== fjord ==
// tt_um_control_top
module tt_um_control_top #(
  parameter ADDRW = 24,
  parameter OPCODEW = 2,
  parameter REQ_QDEPTH = 4,
  parameter COMP_QDEPTH = 4
  ) (
    input  wire       ena,       
    input  wire       clk,       
    input  wire       rst_n,     
    input  wire [7:0] ui_in, 
    output wire [7:0] uo_out, 
    input  wire [7:0] uio_in,     
    output wire [7:0] uio_out, 
    output wire [7:0] uio_oe      
);
clock: 3.31 ns
lec_check: 0
abc_area: 1
cap_margin: 20
core_margin: 2
core_utilization: 72
cts_cluster_diameter: 225
cts_cluster_size: 10
setup_slack_margin: 0.48
slew_margin: 20
run.sh (not shown) runs the stock make flow with config.mk's settings and CLKGATE_MAP_FILE=.
fjord completed; timing, DRC and antenna clean
Input changes introduced in garnet (baseline for comparison: fjord):
Settings: ABC_AREA: 1 -> unset; CTS_CLUSTER_SIZE: 10 -> unset; CTS_CLUSTER_DIAMETER: 225 -> unset; SETUP_SLACK_MARGIN: 0.48 -> unset; CORE_UTILIZATION: 72 -> 8; the clock period (ns, I/O delays scaled along): 3.31 -> 14.7.
### Flow results
Clock latency reported for the late side of the worst-skew pair: garnet vs fjord, no meaningful difference. Run comparison: fjord dominant non-sequential cell family after synthesis simple AND/OR/NAND/NOR gates; garnet dominant non-sequential cell family after synthesis multiplexers. fjord reports its cell at the slowest stage of the critical path as sky130_fd_sc_hd__dfrtp_1 while garnet reports sky130_fd_sc_hd__ha_1. Compared with fjord, in garnet final non-filler cell area +about 10%; data required time of the worst path +9110 ps; relative contribution of combinational cells to total power -7.5 points.
The inputs of yarrow differ from those of garnet as listed below.
Settings: CORE_UTILIZATION: 8 -> 37; the clock period (ns, I/O delays scaled along): 14.7 -> 5.86.
Findings:
From garnet to yarrow the numbers moved as follows: count of non-CTS buffers in the layout went up by about 1.4%, part of the power in registers has decreased, final period utilization moved up, starting utilization of the core area saw an increase, via count higher. On worst hold slack, garnet beats yarrow.
Changes in raven relative to yarrow:
Settings: CTS_CLUSTER_SIZE now 23, previously not set; CORE_UTILIZATION now 70, was 37; the clock period (ns, I/O delays scaled along) now 3.26, was 5.86.
[summary]
Going from yarrow to raven, final worst-path setup slack -730 ps; highest net fanout along the worst path went down 15.
Taking yarrow as the reference, in raven cell count now sits lower, sequential cell count now sits at about the same level.
Comparing global-route track usage on met2 for raven and yarrow, the bigger number came from raven.
Going from yarrow to raven, total wirelength of the detailed-routed design grows by about 1.3%.
The fraction of power consumed by combinational cells in raven was higher than what yarrow gave.
Against yarrow as the reference, raven delivers a lower required time of the worst setup path.
Number of logic gates delta (raven -> yarrow): insignificant
Taking yarrow as the reference, in raven power went up 81%, number of vias per cell after detailed routing rose by 20%.

Starting RTL as in the previous note.
==> flow/design.v (excerpt) <==
module tt_um_control_top #(
  parameter ADDRW = 24,
  parameter OPCODEW = 2,
  parameter REQ_QDEPTH = 4,
  parameter COMP_QDEPTH = 4
  ) (
    input  wire       ena,       
    input  wire       clk,       
    input  wire       rst_n,     
    input  wire [7:0] ui_in, 
    output wire [7:0] uo_out, 
    input  wire [7:0] uio_in,     
    output wire [7:0] uio_out, 
    output wire [7:0] uio_oe      
);
export LEC_CHECK = 0
export ABC_AREA = 1
export CAP_MARGIN = 20
export CORE_ASPECT_RATIO = 1.35
export CORE_MARGIN = 2
export CORE_UTILIZATION = 72
export CTS_CLUSTER_DIAMETER = 279
export CTS_CLUSTER_SIZE = 10
export HOLD_SLACK_MARGIN = 0.3
export PLACE_DENSITY = 0.39
export SETUP_SLACK_MARGIN = 0.96
export SLEW_MARGIN = 20
create_clock -name core_clock -period 3.27 [get_ports {clk}]
Next try:
ABC_AREA = not set   (was 1)
CORE_ASPECT_RATIO = not set   (was 1.35)
CORE_UTILIZATION = 40   (was 72)
CTS_CLUSTER_DIAMETER = not set   (was 279)
CTS_CLUSTER_SIZE = not set   (was 10)
HOLD_SLACK_MARGIN = not set   (was 0.3)
PLACE_DENSITY = not set   (was 0.39)
SETUP_SLACK_MARGIN = not set   (was 0.96)
clock period = 10.0 ns   (was 3.27 ns; I/O delays follow)
Effect:
- clock skew shrinks by 5.1 ps
- wire length is lower by about 9%
- synthesized area fell by about 4.4%
- cell area falls by about 4.6%
- power drops by about 70%
- die area rose by about 70%
- global-route usage shrinks by 17 points
Next try:
clock period = 5.86 ns   (was 10.0 ns; I/O delays follow)
After rerunning:
- power climbs by 70%
- routed wire length drops by 1.1%
- sequential cell count does not change
- clock skew climbs by 8.1 ps
- via count drops by 0.59%
- final area is about the same
- worst hold slack improves by 7.9 ps
- synthesized cell count is unchanged
Next try:
ABC_AREA = 1   (was not set)
CORE_UTILIZATION = 58   (was 40)
PLACE_DENSITY_LB_ADDON = 0.14   (was not set)
clock period = 5.88 ns   (was 5.86 ns; I/O delays follow)
Effect:
- The new run went through all stages and came out clean
- non-clock buffer count climbs by 3
- utilization climbs by 19 points
- routed wire length climbs by roughly a tenth
- via count climbs by a quarter to a third
- global-route usage climbs by 11 points
- final area climbs by a few percent
- worst setup slack loses 170 ps
- power climbs by about a fifth
- final cell count climbs by a quarter to a third
- worst hold slack stays flat
Next try:
CORE_UTILIZATION = 72   (was 58)
PLACE_DENSITY_LB_ADDON = 0.02   (was 0.14)
clock period = 5.48 ns   (was 5.88 ns; I/O delays follow)
After rerunning:
- The new run passed the timing, DRC and antenna checks
- non-clock buffer count fell by 1
- total power climbs by 6.1%
- worst setup slack loses 42 ps
Next try:
CORE_UTILIZATION = 71   (was 72)
PLACE_DENSITY_LB_ADDON = not set   (was 0.02)
clock period = 4.64 ns   (was 5.48 ns; I/O delays follow)
Effect: Via count falls slightly; count of clock-buffer cells in the layout rises by 12; critical path depth falls by 1; final area is about the same; sequential share of layout area is about the same; wire length falls slightly.
Power figures rest on the tool's default switching activity, not on a simulated workload.
